## ICMS
module ICMS(
    input CLK,
    input RST,
    input radar_echo,
    input scan_for_target,
    input [31:0] jet_speed,
    input [31:0] max_safe_distance,
    input [5:0] wind,
    input thunderstorm,
    input [1:0] visibility,
    input signed [7:0] temperature,
    output radar_pulse_trigger,
    output [31:0] distance_to_target,
    output safe_to_engage,
    output threat_detected,
    output emergency_landing_alert,
    output [1:0] ECSU_state,  
    output [1:0] ARTAU_state
);
   wire severe_weather;
   ARTAU artau_inst (
       .radar_echo(radar_echo),
       .scan_for_target(scan_for_target),
       .jet_speed(jet_speed),
       .max_safe_distance(max_safe_distance),
       .RST(RST),
       .CLK(CLK),
       .radar_pulse_trigger(radar_pulse_trigger),
       .distance_to_target(distance_to_target),
       .threat_detected(threat_detected),
       .ARTAU_state(ARTAU_state)
   );
   ECSU ecsu_inst (
       .CLK(CLK),
       .RST(RST),
       .thunderstorm(thunderstorm),
       .wind(wind),
       .visibility(visibility),
       .temperature(temperature),
       .severe_weather(severe_weather),
       .emergency_landing_alert(emergency_landing_alert),
       .ECSU_state(ECSU_state)
   );
   assign safe_to_engage = (threat_detected) && (!severe_weather);
endmodule
Settings: LEC_CHECK=0, ABC_AREA=1, CAP_MARGIN=20, CORE_ASPECT_RATIO=0.5, CORE_MARGIN=2, CORE_UTILIZATION=72, CTS_CLUSTER_DIAMETER=396, CTS_CLUSTER_SIZE=97, PLACE_DENSITY=0.4, SETUP_SLACK_MARGIN=3.39, SLEW_MARGIN=20, TNS_END_PERCENT=5; clock period 11.2 ns.
run.sh (not shown) runs the stock make flow with config.mk's settings and CLKGATE_MAP_FILE=.
The first run failed in 5_1_grt (GRT-0116).
Next try:
- CORE_ASPECT_RATIO: 0.5 -> not set
- CORE_UTILIZATION: 72 -> 66
- CTS_CLUSTER_DIAMETER: 396 -> not set
- CTS_CLUSTER_SIZE: 97 -> 73
- PLACE_DENSITY: 0.4 -> not set
- SETUP_SLACK_MARGIN: 3.39 -> not set
- clock period: 11.2 -> 19.1 ns (I/O delays scaled with it)
=>
- The changed run finished with negative setup slack left
- synthesized cell count does not change
- die area climbs by 8.6%
- synthesized area is unchanged

---

The RTL this note starts from:
==> flow/design.v <==
`timescale 1us / 1ps
module ARTAU(
    input radar_echo,
    input scan_for_target,
    input [31:0] jet_speed,
    input [31:0] max_safe_distance,
    input RST,
    input CLK,
    output reg radar_pulse_trigger,
    output reg [31:0] distance_to_target,
    output reg threat_detected,
    output reg [1:0] ARTAU_state
);
reg [31:0] distance1;   
reg [31:0] distance2;   
reg [11:0] elapsed_time;   
reg have_prev;          
parameter c0 = 300000000;   
parameter radar_pulse_duration = 300;   
parameter max_listen_time = 2000;   
parameter assess_timeout = 3000;   
wire [40:0] echo_product = c0 * elapsed_time;
wire [40:0] echo_distance = echo_product / 2000;
wire [11:0] elapsed_ms = elapsed_time / 1000;
wire [44:0] predicted_distance = distance2 + jet_speed * elapsed_ms;
always @(posedge CLK or posedge RST) begin
    if (RST) begin
        ARTAU_state <= 2'b00;   
        radar_pulse_trigger <= 0;
        distance_to_target <= 0;
        threat_detected <= 0;
        distance1 <= 0;
        elapsed_time <= 0;
        have_prev <= 0;
    end else begin
        case (ARTAU_state)
            2'b00:   
                if (scan_for_target) begin
                    radar_pulse_trigger <= 1;
                    ARTAU_state <= 2'b01;   
                end
            2'b01:   
                if (elapsed_time < radar_pulse_duration) begin
                    radar_pulse_trigger <= 1;
                    elapsed_time <= elapsed_time + 100;   
                end else begin
                    radar_pulse_trigger <= 0;
                    elapsed_time <= 0;
                    ARTAU_state <= 2'b10;   
                end
            2'b10:   
                if (elapsed_time < max_listen_time) begin
                    if (radar_echo) begin
                        distance1 <= distance2;
                        distance2 <= echo_distance[31:0];
                        elapsed_time <= 0;
                        if (have_prev) begin
                            ARTAU_state <= 2'b11;   
                        end else begin
                            have_prev <= 1;
                            radar_pulse_trigger <= 1;
                            ARTAU_state <= 2'b01;   
                        end
                    end else begin
                        elapsed_time <= elapsed_time + 100;
                    end
                end else begin
                    ARTAU_state <= 2'b00;
                    radar_pulse_trigger <= 0;
                    distance_to_target <= 0;
                    threat_detected <= 0;
                    elapsed_time <= 0;
                    have_prev <= 0;
                end
            2'b11:   
                if (elapsed_time < assess_timeout) begin
                    distance_to_target <= distance2;
                    threat_detected <= (predicted_distance < distance1) && distance2 < max_safe_distance;
                    if (scan_for_target) begin
                        radar_pulse_trigger <= 1;
                        elapsed_time <= 0;
                        ARTAU_state <= 2'b01;   
                    end else begin
                        elapsed_time <= elapsed_time + 100;
                    end
                end else begin
                    ARTAU_state <= 2'b00;
                    radar_pulse_trigger <= 0;
                    distance_to_target <= 0;
                    threat_detected <= 0;
                    elapsed_time <= 0;
                    have_prev <= 0;
                end
        endcase
    end
end
endmodule
module ECSU(
    input CLK,
    input RST,
    input thunderstorm,
    input [5:0] wind,
    input [1:0] visibility,
    input signed [7:0] temperature,
    output reg severe_weather,
    output reg emergency_landing_alert,
    output reg [1:0] ECSU_state
);
    parameter ALL_CLEAR = 2'b00;
    parameter CAUTION = 2'b01;
    parameter HIGH_ALERT = 2'b10;
    parameter EMERGENCY = 2'b11;
    reg [1:0] current_state, next_state;
    always @(posedge CLK or posedge RST) begin
        if (RST) begin
            current_state <= ALL_CLEAR;
        end else begin
            current_state <= next_state;
        end
    end
    always @(*) begin
        severe_weather = (current_state == HIGH_ALERT) || (current_state == EMERGENCY);
        emergency_landing_alert = (current_state == EMERGENCY);
        ECSU_state = current_state;
    end
    always @(*) begin
        next_state = current_state;
        case (current_state)
            ALL_CLEAR: begin
                if (wind >= 11 && wind <= 15)  
                    next_state = CAUTION;
                else if (visibility == 2'b01)  
                    next_state = CAUTION;
                else if (thunderstorm || wind > 15 || temperature > 35 || temperature < -35 || visibility == 2'b11) begin
                    next_state = HIGH_ALERT;
                end
            end
            CAUTION: begin
                if (wind <= 10 && visibility == 2'b00)  
                    next_state = ALL_CLEAR;
                else if (thunderstorm || wind > 15 || temperature > 35 || temperature < -35 || visibility == 2'b11) begin
                    next_state = HIGH_ALERT;
                end
            end
            HIGH_ALERT: begin
                if (temperature < -40 || temperature > 40 || wind > 20) begin
                    next_state = EMERGENCY;
                end else if (!thunderstorm && wind <= 10 && temperature >= -35 && temperature <= 35 && visibility != 2'b11) begin
                    next_state = CAUTION;
                end
            end
            EMERGENCY: begin
            end
        endcase
    end
endmodule
`timescale 1us / 1ps
module ICMS(
    input CLK,
    input RST,
    input radar_echo,
    input scan_for_target,
    input [31:0] jet_speed,
    input [31:0] max_safe_distance,
    input [5:0] wind,
    input thunderstorm,
    input [1:0] visibility,
    input signed [7:0] temperature,
    output radar_pulse_trigger,
    output [31:0] distance_to_target,
    output safe_to_engage,
    output threat_detected,
    output emergency_landing_alert,
    output [1:0] ECSU_state,  
    output [1:0] ARTAU_state
);
   wire severe_weather;
   ARTAU artau_inst (
       .radar_echo(radar_echo),
       .scan_for_target(scan_for_target),
       .jet_speed(jet_speed),
       .max_safe_distance(max_safe_distance),
       .RST(RST),
       .CLK(CLK),
       .radar_pulse_trigger(radar_pulse_trigger),
       .distance_to_target(distance_to_target),
       .threat_detected(threat_detected),
       .ARTAU_state(ARTAU_state)
   );
   ECSU ecsu_inst (
       .CLK(CLK),
       .RST(RST),
       .thunderstorm(thunderstorm),
       .wind(wind),
       .visibility(visibility),
       .temperature(temperature),
       .severe_weather(severe_weather),
       .emergency_landing_alert(emergency_landing_alert),
       .ECSU_state(ECSU_state)
   );
   assign safe_to_engage = (threat_detected) && (!severe_weather);
endmodule
==> flow/config.mk <==
export PLATFORM = sky130hd
export DESIGN_NAME = ICMS
export DESIGN_NICKNAME = ICMS
export VERILOG_FILES = /design/flow/design.v
export SDC_FILE = /design/flow/constraint.sdc
export NUM_CORES = 4
export LEC_CHECK = 0
export ABC_AREA = 1
export CAP_MARGIN = 30
export CORE_MARGIN = 2
export CORE_UTILIZATION = 71
export CTS_CLUSTER_DIAMETER = 227
export CTS_CLUSTER_SIZE = 46
export GPL_ROUTABILITY_DRIVEN = 1
export GPL_TIMING_DRIVEN = 1
export HOLD_SLACK_MARGIN = -0.1
export MAX_ROUTING_LAYER = met4
export SLEW_MARGIN = 30
==> flow/constraint.sdc <==
create_clock -name core_clock -period 25.2 [get_ports {CLK}]
set_input_delay 5.0400 -clock core_clock [delete_from_list [all_inputs] [get_ports {CLK}]]
set_output_delay 5.0400 -clock core_clock [all_outputs]
set_load 0.01 [all_outputs]
The baseline finished clean.
Next try:
==> flow/config.mk (replaced) <==
export PLATFORM = sky130hd
export DESIGN_NAME = ICMS
export DESIGN_NICKNAME = ICMS
export VERILOG_FILES = /design/flow/design.v
export SDC_FILE = /design/flow/constraint.sdc
export NUM_CORES = 4
export LEC_CHECK = 0
export ABC_AREA = 1
export CAP_MARGIN = 5
export CORE_MARGIN = 2
export CORE_UTILIZATION = 71
export CTS_CLUSTER_DIAMETER = 393
export CTS_CLUSTER_SIZE = 33
export HOLD_SLACK_MARGIN = -0.1
export SLEW_MARGIN = 20
==> flow/constraint.sdc (replaced) <==
create_clock -name core_clock -period 19.6 [get_ports {CLK}]
set_input_delay 3.9200 -clock core_clock [delete_from_list [all_inputs] [get_ports {CLK}]]
set_output_delay 3.9200 -clock core_clock [all_outputs]
set_load 0.01 [all_outputs]
=>
- The new run ended with an error in global routing on DPL-0038
- synthesized area stays the same
- synthesized cell count does not change
- die area stays the same
